==> run H <==
// calculator
module calculator(
	input newkey,
	input [4:0] keycode,
	input clk,
	input rst,
	output reg [19:0] x,
	output reg led							 
	);
clock: 10.0 ns
lec_check: 0
abc_area: 1
cap_margin: 20
core_margin: 2
core_utilization: 66
cts_cluster_diameter: 307
cts_cluster_size: 98
hold_slack_margin: -0.07
place_density: 0.35
slew_margin: 20
tns_end_percent: 15
run.sh (not shown) runs the stock make flow with config.mk's settings and CLKGATE_MAP_FILE=.
==> run F: changes against run H <==
==> flow/config.mk (replaced) <==
export PLATFORM = sky130hd
export DESIGN_NAME = calculator
export DESIGN_NICKNAME = calculator
export VERILOG_FILES = /design/flow/design.v
export SDC_FILE = /design/flow/constraint.sdc
export NUM_CORES = 4
export LEC_CHECK = 0
export CAP_MARGIN = 20
export CORE_MARGIN = 2
export CORE_UTILIZATION = 17
export SLEW_MARGIN = 20
==> flow/constraint.sdc (replaced) <==
create_clock -name core_clock -period 12.2 [get_ports {clk}]
set_input_delay 2.4400 -clock core_clock [delete_from_list [all_inputs] [get_ports {clk}]]
set_output_delay 2.4400 -clock core_clock [all_outputs]
set_load 0.01 [all_outputs]
==> comparison table <==
                                                                      run F       run H
Pin count of the biggest net entering global routing                     34          27
Sequential cell area in the final layout                            841 µm²     843 µm²
Avg Vias per Cell                                                      4.18        5.58
Count of non-CTS inverters in the layout                                326         683
Status                                             timing/DRC/antenna clean  timing/DRC/antenna clean
Cell-internal power                                                0.379 mW    0.518 mW
Combinational logic power                                          0.415 mW    0.611 mW
Yosys stat chip area                                             0.0163 mm²  0.0173 mm²
Final-layout worst hold slack                                      0.519 ns    0.525 ns
Overall power consumption                                          0.741 mW     1.06 mW
First-pass GRT wire length                                         78500 µm    85000 µm
Maximum single-stage delay on the critical path                     1.11 ns     1.13 ns
Total instance count after detailed placement                          3090        2763
Adders+Majority by Area                                               52.3%       49.3%
Synth-to-Final Area Change                                            11.4%       3.87%
GR Layer Usage met1                                                   14.0%       50.8%
Filler-free cell count of the finished design                          3098        2771
Fraction of area in multi-input gates                                 76.0%       75.2%
Power of the sequential group                                      0.182 mW    0.245 mW
Number of cell instances on the worst register-to-register path          21          28
Setup slack at placement                                            4.43 ns     2.82 ns

---

==> inputs of run A <==
Starting RTL as in the previous note.
Settings: LEC_CHECK=0, CAP_MARGIN=35, CELL_PAD_IN_SITES_GLOBAL_PLACEMENT=1, CORE_MARGIN=4, CORE_UTILIZATION=56, GPL_ROUTABILITY_DRIVEN=1, PLACE_DENSITY_LB_ADDON=0.2, SLEW_MARGIN=20, TNS_END_PERCENT=35; clock period 10.3 ns.
==> run G: changes against run A <==
==> flow/config.mk (replaced) <==
export PLATFORM = sky130hd
export DESIGN_NAME = calculator
export DESIGN_NICKNAME = calculator
export VERILOG_FILES = /design/flow/design.v
export SDC_FILE = /design/flow/constraint.sdc
export NUM_CORES = 4
export LEC_CHECK = 0
export CAP_MARGIN = 20
export CORE_MARGIN = 2
export CORE_UTILIZATION = 72
export MAX_ROUTING_LAYER = met4
export PLACE_DENSITY = 0.79
export SLEW_MARGIN = 20
==> flow/constraint.sdc (replaced) <==
create_clock -name core_clock -period 8.22 [get_ports {clk}]
set_input_delay 1.6440 -clock core_clock [delete_from_list [all_inputs] [get_ports {clk}]]
set_output_delay 1.6440 -clock core_clock [all_outputs]
set_load 0.01 [all_outputs]
==> run K: changes against run A <==
==> flow/config.mk (replaced) <==
export PLATFORM = sky130hd
export DESIGN_NAME = calculator
export DESIGN_NICKNAME = calculator
export VERILOG_FILES = /design/flow/design.v
export SDC_FILE = /design/flow/constraint.sdc
export NUM_CORES = 4
export LEC_CHECK = 0
export CAP_MARGIN = 20
export CORE_MARGIN = 3
export CORE_UTILIZATION = 45
export CTS_CLUSTER_SIZE = 10
export PLACE_DENSITY = 0.74
export SETUP_SLACK_MARGIN = 0.31
export SLEW_MARGIN = 20
==> flow/constraint.sdc (replaced) <==
create_clock -name core_clock -period 5.61 [get_ports {clk}]
set_input_delay 1.1220 -clock core_clock [delete_from_list [all_inputs] [get_ports {clk}]]
set_output_delay 1.1220 -clock core_clock [all_outputs]
set_load 0.01 [all_outputs]
==> flow_results.org <==
#+TITLE: Flow metrics

** Run status
- The flow ran to the end and the layout has no timing, DRC or antenna violations.

** Floorplanning
- In this run the standard cell core region covers approximately 29000 um^2.

** Critical path
- Start of the worst register-to-register path :: y[7]

** Timing
- Per the slew report, the remaining headroom to the max-slew limit stands at 0.3284.
- Based on the critical path, the design can be clocked at up to 128.4 MHz.
- Fraction of the cycle the final worst path needs :: 0.7562

** Pwr
- PwrDens :: a little over 50 nW/um^2
- Power drawn by the clock network :: between 150 and 200 uW
- In this run the power spent charging and discharging nets is approximately 420 uW.
- Looking at the VDD voltage map, the peak drop is 59.39 uV.

** Flow run
- OpenROAD emitted warnings numbering 26.

** Hold path
- The worst hold path was traced through 2 stages.

** Finish
- After filler insertion, the fill cell instance count of the layout stands at approximately 2600.
- The layout has 6 clock buffers.

** GRT
- GRT Overall Usage :: 0.3096
That was run A.
==> flow_results.org <==
#+TITLE: Flow metrics

** Run status
- The run finished, with violations left.
- Layout Check Failures :: negative setup slack

** Timing
- Across all setup checks in the final design, the least slack found is -1.086 ns.
- For this run, the top clock speed supported by timing is 149.3 MHz.
- Fraction of the cycle the final worst path needs :: 1.194
- Checking max transition, the worst relative margin is 0.2373.
- Setup violations, final :: 11

** Pwr
- In this run the power spent charging and discharging nets is between 800 and 900 uW.
- VDD IR max :: approximately 110 uV
- Power drawn by the clock network :: 363 uW

** Floorplanning
- The core region is 35660 um^2.

** Placed design
- Count of placed standard cells including taps :: approximately 2500

** Finish
- Non-Clock Buffer Area Fraction :: 0.1383
- Fill cells in the final layout number ~3000.

** Hold path
- Counting instances, the worst hold path has a depth of 1.

** Critical path
- Start of the worst register-to-register path :: y[3]
That was run K.
==> flow_results.org <==
#+TITLE: Flow metrics

** Run status
- Status :: complete, no violations

** Finish
- The filler cells instantiated in the layout total 1623.

** Timing
- In this build the clock could be raised as far as approximately 130 MHz.
- In the finished design, the share of the clock period the worst path needs comes to 0.9322.
- Rel. slew slack :: 0.2630

** Flow run
- Count of tool warnings :: 26

** Floorplanning
- After floorplanning, the core was sized to cover about 22000 um^2.

** Critical path
- Looking at the reg2reg group, the worst path starts from y[7].
That was run G.

---

==> inputs of v6 <==
calculator again, from the RTL that the note above started with.
clock: 10.0 ns
lec_check: 0
cap_margin: 20
core_margin: 2
core_utilization: 40
cts_cluster_diameter: 118
cts_cluster_size: 98
hold_slack_margin: -0.07
slew_margin: 20
==> v11: changes against v6 <==
- ABC_AREA: not set -> 1
- CORE_UTILIZATION: 40 -> 72
- CTS_CLUSTER_DIAMETER: 118 -> 162
- CTS_CLUSTER_SIZE: 98 -> not set
- HOLD_SLACK_MARGIN: -0.07 -> not set
- PLACE_DENSITY: not set -> 0.38
- SETUP_SLACK_MARGIN: not set -> 1.49
==> flow/constraint.sdc (replaced) <==
create_clock -name core_clock -period 7.12 [get_ports {clk}]
set_input_delay 1.4240 -clock core_clock [delete_from_list [all_inputs] [get_ports {clk}]]
set_output_delay 1.4240 -clock core_clock [all_outputs]
set_load 0.01 [all_outputs]
==> v17: changes against v6 <==
- CORE_UTILIZATION: 40 -> 70
- CTS_CLUSTER_DIAMETER: 118 -> 32
- CTS_CLUSTER_SIZE: 98 -> not set
- HOLD_SLACK_MARGIN: -0.07 -> not set
==> flow/constraint.sdc (replaced) <==
create_clock -name core_clock -period 6.74 [get_ports {clk}]
set_input_delay 1.3480 -clock core_clock [delete_from_list [all_inputs] [get_ports {clk}]]
set_output_delay 1.3480 -clock core_clock [all_outputs]
set_load 0.01 [all_outputs]
==> summary of the runs <==
The lowest register-to-register slack belongs to v17, the highest to v6. In v17 the maximum frequency is larger than in v6, by about 12%. The lowest sequential power belongs to v6, the highest to v11. Via count, lowest first: v6, v17, v11. Between v6 and v11, the lower synthesized area is in v6 (gap about 6%, measured against v11). v6 finished clean. v11 produced a clean layout. v17 produced a layout that fails on negative setup slack. Of v11 and v17, v11 has the higher first-iteration DRC count (gap about 70%, measured against v17). Design area: v11 is higher than v6 (14%). Of v17 and v11, v11 has the higher final cell count (gap 19%, measured against v11). The lowest worst setup slack belongs to v17, the highest to v6.
==> figures <==
quantity	v11	v17	v6
Vias in the first global route	17098	15550	13940
Total area of sequential cells	947 um^2	891 um^2	841 um^2
Number of setup buffers added after CTS	51	4	0
Net switching fraction of the power	51.8%	46.9%	47.6%
Final setup viols	0	1	0
Initial standard-cell utilization of the core	73.7%	71.8%	40.3%
Slew at the pin closest to its max-slew limit	1090 ps	1180 ps	1150 ps
Worst Setup Slack, final	553 ps	-164 ps	2270 ps
Count of inverters other than clock inverters in the layout	683	326	326
Cells after synthesis	2472	1871	1871
Number of cell instances after yosys synthesis	2472	1871	1871
Chip Footprint	25300 um^2	24600 um^2	42500 um^2
Result of the run	timing/DRC/antenna clean	complete, but fails checks	timing/DRC/antenna clean
Reasons for failing layout checks	-	negative setup slack	-
Max stage delay cell, worst path	sky130_fd_sc_hd__fa_1	sky130_fd_sc_hd__fa_1	sky130_fd_sc_hd__dfxtp_1
Overall power consumption	0.00173 W	0.00149 W	0.000934 W
Detailed-routing iteration count for the pre-antenna-repair pass	7	6	6
Worst hold stages	2	1	1
Combinational Gates	1650	1391	1391
Grt met1 use	56.2%	51.9%	32.8%
Via density per instance	6.02	6.26	5.56

---

==> inputs of cedar <==
==> flow/design.v <==
module calculator(
	input newkey,
	input [4:0] keycode,
	input clk,
	input rst,
	output reg [19:0] x,
	output reg led							 
	);
	localparam PLUS = 1'd0;					 
	localparam TIMES = 1'd1;				 
	localparam CLEAR20 = 20'd0;				 
	localparam CLEAR2 = 2'd0;				 
	localparam CLEAR1 = 1'd0;				 
	reg [19:0] y;
	reg op;
	reg [19:0] nextX;
	reg [19:0] nextY;
	reg nextOp;
	reg nextLED;
	reg [2:0] select;
	wire [19:0] sum;
	wire [19:0] product;
	wire [19:0] result;
	wire [19:0] ovp;						 
	wire ovs;								 
	always @ (posedge clk)
		begin
			if (rst)
				begin
					x <= CLEAR20;
					y <= CLEAR20;
					op <= CLEAR1;
					led <= CLEAR1;
				end
			else
				begin
					x <= nextX;
					y <= nextY;
					op <= nextOp;
					led <= nextLED;
				end
		end
  always @ (select, x, y, op, led, result, ovp, ovs, keycode)
		case(select)
			3'd0:						 
				begin
              		nextX = x;
					nextY = y;
					nextOp = op;
					nextLED = led;
				end
			3'd1:						 
				begin
              		nextX = CLEAR20;
					nextY = x;
					nextOp = PLUS;
					nextLED = CLEAR1;
				end
			3'd2:						 
				begin
              		nextX = CLEAR20;
					nextY = x;
					nextOp = TIMES;
					nextLED = CLEAR1;
				end
			3'd3:						 
				begin
              		nextX = result;
					nextY = y;
					nextOp = op;
					nextLED = op ? (ovp != 0) : ovs;
				end	
			3'd4:						 
				begin
              		nextX = CLEAR20;
					nextY = CLEAR20;
					nextOp = CLEAR1;				 
					nextLED = CLEAR1;
				end
			3'd7:						 
				begin
              		nextX = {x[15:0],keycode[3:0]};	 
					nextY = y;
					nextOp = op;
					nextLED = CLEAR1;
				end
			default:					 
				begin
              		nextX = x;
					nextY = y;
					nextOp = op;
					nextLED = led;
				end
		endcase
	always @ (newkey, keycode)
		begin
			if(!newkey)	select <= 3'd0;				 
			else if(keycode[4]) select <= 3'd7;		 
			else select <= keycode[2:0];			 
		end
	assign result = op ? product : sum;				 
	assign {ovp, product} = x * y;					 
	assign {ovs, sum} = x + y;						 
endmodule	
==> flow/run.sh <==
#!/bin/bash
# the make line also repeats each setting of config.mk as NAME=value (left out here)
make -C /OpenROAD-flow-scripts/flow DESIGN_CONFIG=/design/flow/config.mk WORK_HOME=/design/flow/orfs CLKGATE_MAP_FILE= finish
==> flow/config.mk <==
export PLATFORM = sky130hd
export DESIGN_NAME = calculator
export DESIGN_NICKNAME = calculator
export VERILOG_FILES = /design/flow/design.v
export SDC_FILE = /design/flow/constraint.sdc
export NUM_CORES = 4
export LEC_CHECK = 0
export CAP_MARGIN = 20
export CORE_ASPECT_RATIO = 1.42
export CORE_MARGIN = 2
export CORE_UTILIZATION = 72
export CTS_CLUSTER_DIAMETER = 42
export HOLD_SLACK_MARGIN = -0.09
export MAX_ROUTING_LAYER = met4
export MIN_ROUTING_LAYER = met1
export PLACE_DENSITY_LB_ADDON = 0.01
export SETUP_SLACK_MARGIN = 1.73
export SLEW_MARGIN = 15
export TNS_END_PERCENT = 40
==> flow/constraint.sdc <==
create_clock -name core_clock -period 7.13 [get_ports {clk}]
set_input_delay 1.4260 -clock core_clock [delete_from_list [all_inputs] [get_ports {clk}]]
set_output_delay 1.4260 -clock core_clock [all_outputs]
set_load 0.01 [all_outputs]
==> lagoon (differences from cedar) <==
Settings changed: CORE_UTILIZATION 72 to 63, CTS_CLUSTER_DIAMETER 42 to 333, CTS_CLUSTER_SIZE set to 98, HOLD_SLACK_MARGIN -0.09 to 0.12, PLACE_DENSITY set to 0.55, PLACE_DENSITY_LB_ADDON 0.01 to unset, SETUP_SLACK_MARGIN 1.73 to 3.1.
==> flow/constraint.sdc (replaced) <==
create_clock -name core_clock -period 13.3 [get_ports {clk}]
set_input_delay 2.6600 -clock core_clock [delete_from_list [all_inputs] [get_ports {clk}]]
set_output_delay 2.6600 -clock core_clock [all_outputs]
set_load 0.01 [all_outputs]
==> raven (differences from cedar) <==
Settings changed: CTS_CLUSTER_DIAMETER 42 to 28, SETUP_SLACK_MARGIN 1.73 to 1.23.
==> flow_results.xml <==
<?xml version="1.0" encoding="UTF-8"?>
<metrics>
  <group name="status">
    <metric name="run_status" unit="">failed layout checks</metric>
    <metric name="check.faults" unit="">negative setup slack</metric>
  </group>
  <group name="drt">
    <metric name="drt_first_iter_violations" unit="">1466</metric>
  </group>
  <group name="pwr">
    <metric name="total_power" unit="mW">1.40</metric>
    <metric name="p_int" unit="mW">0.734</metric>
  </group>
  <group name="timing">
    <metric name="timing.final.ws_setup" unit="ns">-0.0146</metric>
    <metric name="post_route_setup_tns" unit="ns">-0.0146</metric>
    <metric name="finalSetupViolCount" unit="">1</metric>
  </group>
  <group name="grt">
    <metric name="grtUsageTotal" unit="%">47.6</metric>
  </group>
</metrics>
Source of the figures above: cedar

==> flow_results.xml <==
<?xml version="1.0" encoding="UTF-8"?>
<metrics>
  <group name="pwr">
    <metric name="p_int" unit="mW">0.763</metric>
    <metric name="total_power" unit="mW">1.44</metric>
  </group>
  <group name="timing">
    <metric name="finalSetupViolCount" unit="">0</metric>
    <metric name="timing.final.ws_setup" unit="ns">0.255</metric>
  </group>
  <group name="grt">
    <metric name="grtUsageTotal" unit="%">46.2</metric>
  </group>
  <group name="status">
    <metric name="run_status" unit="">complete, no violations</metric>
  </group>
  <group name="drt">
    <metric name="drt-wirelength-per-cell" unit="um">23.0</metric>
  </group>
  <group name="clocking">
    <metric name="clock_sinks" unit="">42</metric>
  </group>
  <group name="setup_path">
    <metric name="worstPathMaxFanout" unit="">5</metric>
  </group>
</metrics>
Source of the figures above: raven

==> flow_results.xml <==
<?xml version="1.0" encoding="UTF-8"?>
<metrics>
  <group name="timing">
    <metric name="finalSetupViolCount" unit="">0</metric>
    <metric name="post_route_setup_tns" unit="ns">0</metric>
  </group>
  <group name="drt">
    <metric name="drt-wirelength-per-cell" unit="um">22.4</metric>
  </group>
  <group name="grt">
    <metric name="grtUsageTotal" unit="%">37.9</metric>
  </group>
  <group name="logic_synthesis">
    <metric name="synth.area.mux_share" unit="%">0.628</metric>
  </group>
  <group name="status">
    <metric name="run_status" unit="">complete, no violations</metric>
  </group>
  <group name="clocking">
    <metric name="cts.repair.resized" unit="">0</metric>
  </group>
  <group name="finish">
    <metric name="final_cell_area" unit="um^2">17000</metric>
  </group>
  <group name="pwr">
    <metric name="p_int" unit="mW">0.353</metric>
  </group>
</metrics>
Source of the figures above: lagoon


---

==> job 380 <==
// calculator: RTL as listed in full above, without the edits since
clock: 10.0 ns
lec_check: 0
cap_margin: 20
core_margin: 2
core_utilization: 40
slew_margin: 20
==> job 5585: changes against job 380 <==
- CORE_UTILIZATION: 40 -> 72
- PLACE_DENSITY_LB_ADDON: not set -> 0.01
==> flow/constraint.sdc (replaced) <==
create_clock -name core_clock -period 6.72 [get_ports {clk}]
set_input_delay 1.3440 -clock core_clock [delete_from_list [all_inputs] [get_ports {clk}]]
set_output_delay 1.3440 -clock core_clock [all_outputs]
set_load 0.01 [all_outputs]
==> results <==
Non-clock buffer count: job 5585 is higher than job 380 (162).
Against job 5585, the via count of job 380 is lower by 10%.
Area after synthesis is the same in job 5585 and job 380.
Job 5585 reached the layout checks and failed them: setup timing. Job 380 finished clean.
In job 5585 the fmax is higher than in job 380, by 12%.
Sequential share of layout area is about the same in job 5585 and job 380.
==> figures <==
                                                                    job 5585            job 380
Final Wtd Congestion                                                  0.9398             0.9135
Worst vdd rail ir drop                                              89.14 uV           62.64 uV
Total number of vias                                                   14640              13130
Time the final worst path needs with I/O delays and setup           6.894 ns           7.731 ns
Largest stage delay on the critical path                             0.59 ns            1.08 ns
Critical path launch point                                 x[8]$_SDFFE_PP0P_  x[9]$_SDFFE_PP0P_
Run status                                                   failed layout checks     finished clean
Reasons for failing layout checks                               setup timing                  -
Hold path endpoint                                         y[6]$_SDFFE_PP0P_  y[1]$_SDFFE_PP0P_
Switching share of total power                                        46.21%             47.61%
Post-placement cell count                                               2255               2352
GRT Total Usage                                                       44.66%             24.47%
Number of well taps                                                      285                532
Power figures rest on the tool's default switching activity, not on a simulated workload.
